Setup of build 76:
==> flow/design.v <==
module alu #(
    parameter INT_W  = 4,
    parameter FRAC_W = 6,
    parameter INST_W = 4,
    parameter DATA_W = INT_W + FRAC_W
)(
    input                     i_clk,
    input                     i_rst_n,
    input                     i_valid,
    input signed [DATA_W-1:0] i_data_a,
    input signed [DATA_W-1:0] i_data_b,
    input        [INST_W-1:0] i_inst,
    output                    o_valid,
    output       [DATA_W-1:0] o_data
);  
reg [DATA_W-1:0] o_data_w, o_data_r;
reg              o_valid_w, o_valid_r;
assign o_valid = o_valid_r;
assign o_data = o_data_r;
reg [9:0] o_data_t;  
wire signed [10:0] sum_temp;
assign sum_temp = {i_data_a[9],i_data_a} + {i_data_b[9],i_data_b};
wire signed [10:0] sub_temp;
assign sub_temp = {i_data_a[9],i_data_a} - {i_data_b[9],i_data_b};
wire signed [19:0] mult_temp;
wire signed [20:0] mult_rnd;
wire signed [14:0] mult_r;
assign mult_temp = i_data_a * i_data_b;
assign mult_rnd = $signed({mult_temp[19],mult_temp}) + $signed(21'd32);  
assign mult_r = mult_rnd[20:6];
wire signed [20:0] i_data_f;
wire signed [20:0] o_data_f;
wire signed [14:0] mult_f;
assign i_data_f = {{5{o_data_r[9]}},o_data_r,6'b0};
assign o_data_f = i_data_f + $signed({mult_temp[19],mult_temp}) + $signed(21'd32);
assign mult_f = o_data_f[20:6];
wire signed [10:0] tanh_pos;
wire signed [10:0] tanh_neg;
assign tanh_pos = ({i_data_a[9],i_data_a} + $signed(11'd33)) >>> 1;
assign tanh_neg = ({i_data_a[9],i_data_a} - $signed(11'd31)) >>> 1;
always@(*)begin
    o_data_t = 10'd0;
    case(i_inst)
        4'd0:begin  
            if (sum_temp > $signed(11'd511)) o_data_t = 10'b0111_1111_11;
            else if (sum_temp < $signed(-11'sd512)) o_data_t = 10'b1000_0000_00;
            else o_data_t = sum_temp[9:0];
        end
        4'd1:begin  
            if (sub_temp > $signed(11'd511)) o_data_t = 10'b0111_1111_11;
            else if (sub_temp < $signed(-11'sd512)) o_data_t = 10'b1000_0000_00;
            else o_data_t = sub_temp[9:0];
        end
        4'd2:begin  
            if (mult_r > $signed(15'd511)) o_data_t = 10'b0111_1111_11;
            else if (mult_r < $signed(-15'sd512)) o_data_t = 10'b1000_0000_00;
            else o_data_t = mult_r[9:0];
        end
        4'd3:begin  
            if (mult_f > $signed(15'd511)) o_data_t = 10'b0111_1111_11;
            else if (mult_f < $signed(-15'sd512)) o_data_t = 10'b1000_0000_00;
            else o_data_t = mult_f[9:0];
        end
        4'd4:begin  
            if(!i_data_a[9])begin
                if(i_data_a >= 10'b0001_1000_00) o_data_t = 10'b0001_0000_00;
                else if(i_data_a >= 10'b0000_1000_00) o_data_t = tanh_pos[9:0];
                else o_data_t = i_data_a;
            end
            else begin
                if(i_data_a >= 10'b1111_100000) o_data_t = i_data_a;
                else if(i_data_a >= 10'b1110_1000_00) o_data_t = tanh_neg[9:0];
                else o_data_t = 10'b1111_0000_00;
            end
        end
        4'd5:begin  
            o_data_t = i_data_a | (~i_data_b);
        end
        4'd6:begin  
            casez(i_data_a)
            10'b1???_????_??: o_data_t = 10'd0;
            10'b01??_????_??: o_data_t = 10'd1;
            10'b001?_????_??: o_data_t = 10'd2;
            10'b0001_????_??: o_data_t = 10'd3;
            10'b0000_1???_??: o_data_t = 10'd4;
            10'b0000_01??_??: o_data_t = 10'd5;
            10'b0000_001?_??: o_data_t = 10'd6;
            10'b0000_0001_??: o_data_t = 10'd7;
            10'b0000_0000_1?: o_data_t = 10'd8;
            10'b0000_0000_01: o_data_t = 10'd9;
            10'd0: o_data_t = 10'd10;
            endcase
        end
        4'd7:begin  
            casez(i_data_a)
            10'd0: o_data_t = 10'd0;
            10'b????_????_?1: o_data_t = 10'd0;
            10'b????_????_10: o_data_t = 10'd1;
            10'b????_???1_00: o_data_t = 10'd2;
            10'b????_??10_00: o_data_t = 10'd3;
            10'b????_?100_00: o_data_t = 10'd4;
            10'b????_1000_00: o_data_t = 10'd5;
            10'b???1_0000_00: o_data_t = 10'd6;
            10'b??10_0000_00: o_data_t = 10'd7;
            10'b?100_0000_00: o_data_t = 10'd8;
            10'b1000_0000_00: o_data_t = 10'd9;
            endcase
        end
        4'd8:begin  
            o_data_t = i_data_a[9] + i_data_a[8] +i_data_a[7] +i_data_a[6] +i_data_a[5] +i_data_a[4] +i_data_a[3] +i_data_a[2] +i_data_a[1] +i_data_a[0];
        end
        4'd9:begin  
            if(i_data_b == 10'd0) o_data_t = i_data_a;
            else if(i_data_b == 10'd1) o_data_t = {i_data_a[8:0],i_data_a[9]};
            else if(i_data_b == 10'd2) o_data_t = {i_data_a[7:0],i_data_a[9:8]};
            else if(i_data_b == 10'd3) o_data_t = {i_data_a[6:0],i_data_a[9:7]};
            else if(i_data_b == 10'd4) o_data_t = {i_data_a[5:0],i_data_a[9:6]};
            else if(i_data_b == 10'd5) o_data_t = {i_data_a[4:0],i_data_a[9:5]};
            else if(i_data_b == 10'd6) o_data_t = {i_data_a[3:0],i_data_a[9:4]};
            else if(i_data_b == 10'd7) o_data_t = {i_data_a[2:0],i_data_a[9:3]};
            else if(i_data_b == 10'd8) o_data_t = {i_data_a[1:0],i_data_a[9:2]};
            else   o_data_t = {i_data_a[0],i_data_a[9:1]};
        end
    endcase
end
always@(*) begin
    o_data_w = o_data_t;
    o_valid_w = (i_valid == 1'b1)? 1'b1:1'b0;
end
always@(posedge i_clk or negedge i_rst_n) begin
    if (!i_rst_n) begin
        o_data_r <= 'b0;
        o_valid_r <= 'b0;
    end 
    else begin
        if (i_valid) o_data_r <= o_data_w;
        o_valid_r <= o_valid_w;
    end
end
endmodule
make LEC_CHECK=0 CAP_MARGIN=20 CORE_ASPECT_RATIO=0.88 CORE_MARGIN=2 CORE_UTILIZATION=72 CTS_CLUSTER_DIAMETER=339 CTS_CLUSTER_SIZE=36 GPL_TIMING_DRIVEN=1 MAX_ROUTING_LAYER=met5 PLACE_DENSITY=0.67 SLEW_MARGIN=20 TNS_END_PERCENT=35 finish   # period 6.89 ns
run.sh (not shown) runs the stock make flow with config.mk's settings and CLKGATE_MAP_FILE=.
The flow ended early for build 76: it failed with a tool error in global routing.
Input changes introduced in build 84 (baseline for comparison: build 76):
- a change of CORE_UTILIZATION from 72 to 65
- a deleted CORE_ASPECT_RATIO that had been 0.88
- a deleted CTS_CLUSTER_SIZE that had been 36
- a deleted CTS_CLUSTER_DIAMETER that had been 339
- a change of TNS_END_PERCENT from 35 to 5
- a deleted PLACE_DENSITY that had been 0.67
- a deleted MAX_ROUTING_LAYER that had been met5
- a deleted GPL_TIMING_DRIVEN that had been 1
- a change of the clock period (ns, I/O delays scaled along) from 6.89 to 8.69
[summary]
Diff build 76 -> build 84: total number of H-tree levels barely changed; cell total after placement shows a reduction of about 0.4%; number of I/O pins about even.
Floorplan-stage core utilization (higher): build 76
As far as synthesized-area fraction occupied by adder cells goes, build 76 and build 84 are indistinguishable; the numbers are identical.
Compared with build 76, build 84 shows a higher total number of placement rows.
In the flow results for build 76 and build 84, the full die area is larger on build 84.
No crash in build 84: every stage finished, but the layout fails its final checks due to setup timing.
As far as number of nets at floorplan goes, build 76 and build 84 are indistinguishable; the numbers are identical.
For build 12, these inputs were changed with respect to build 84:
- a change of CORE_UTILIZATION from 65 to 72
- an added PLACE_DENSITY_LB_ADDON of 0.24
- an added SETUP_SLACK_MARGIN of -0.68
Findings:
Build 12 | ERROR | global routing. Build 84 -> build 12: netlist area before placement delta 0, exact match. Changes observed in build 12 relative to build 84: initial standard-cell utilization of the core grew by 6.9 points; HPWL after detailed placement held. Total placed cells including tap cells, build 12 and build 84: smaller value in build 12. The count of instances resized after the clock tree is built in build 12 sits 64 below the value recorded for build 84.

---

Starts from the design.v that is shown in full above.
clock: 11.0 ns
lec_check: 0
cap_margin: 0
core_aspect_ratio: 1.37
core_margin: 2
core_utilization: 63
cts_cluster_diameter: 150
cts_cluster_size: 99
gpl_routability_driven: 0
setup_slack_margin: -1.08
slew_margin: 20
tns_end_percent: 15
The baseline completed without violations.
Next try:
- ABC_AREA: unset -> 0
- CAP_MARGIN: 0 -> 5
- CELL_PAD_IN_SITES_DETAIL_PLACEMENT: unset -> 1
- CORE_ASPECT_RATIO: 1.37 -> 0.68
- CORE_UTILIZATION: 63 -> 49
- CTS_CLUSTER_DIAMETER: 150 -> 287
- CTS_CLUSTER_SIZE: 99 -> 66
- GPL_TIMING_DRIVEN: unset -> 1
- HOLD_SLACK_MARGIN: unset -> -0.05
- MIN_ROUTING_LAYER: unset -> met2
- PLACE_DENSITY_LB_ADDON: unset -> 0.28
- SETUP_SLACK_MARGIN: -1.08 -> 1.11
- TNS_END_PERCENT: 15 -> unset
The new run failed in 5_1_grt.
Synthesized area does not change.
Die area came out higher by a quarter to a third.
Synthesized cell count is unchanged.
Next try:
- ABC_AREA: 0 -> unset
- CAP_MARGIN: 5 -> 0
- CELL_PAD_IN_SITES_DETAIL_PLACEMENT: 1 -> unset
- CELL_PAD_IN_SITES_GLOBAL_PLACEMENT: unset -> 1
- CORE_ASPECT_RATIO: 0.68 -> 1.37
- CORE_UTILIZATION: 49 -> 63
- CTS_CLUSTER_DIAMETER: 287 -> 150
- CTS_CLUSTER_SIZE: 66 -> 99
- GPL_TIMING_DRIVEN: 1 -> unset
- HOLD_SLACK_MARGIN: -0.05 -> 0.28
- MIN_ROUTING_LAYER: met2 -> unset
- PLACE_DENSITY_LB_ADDON: 0.28 -> unset
- SETUP_SLACK_MARGIN: 1.11 -> -1.08
- TNS_END_PERCENT: unset -> 15
After rerunning:
- Now the flow passed the timing, design-rule and antenna checks
- die size goes down by about a fifth
- synthesized cell count does not change
- area after synthesis does not change
Next try:
- CAP_MARGIN: 0 -> 20
- CELL_PAD_IN_SITES_GLOBAL_PLACEMENT: 1 -> unset
- CORE_UTILIZATION: 63 -> 36
- HOLD_SLACK_MARGIN: 0.28 -> unset
- setup slack got worse by 0.074 ns
- routed wire length goes up by 4.4%
- via count barely changes
- critical path depth is lower by 1
- utilization drops by 29 points
- clock skew hardly moves
- cell area is higher by 2.2%
- flip-flop count is unchanged
- first-iteration DRC count is lower by 41%
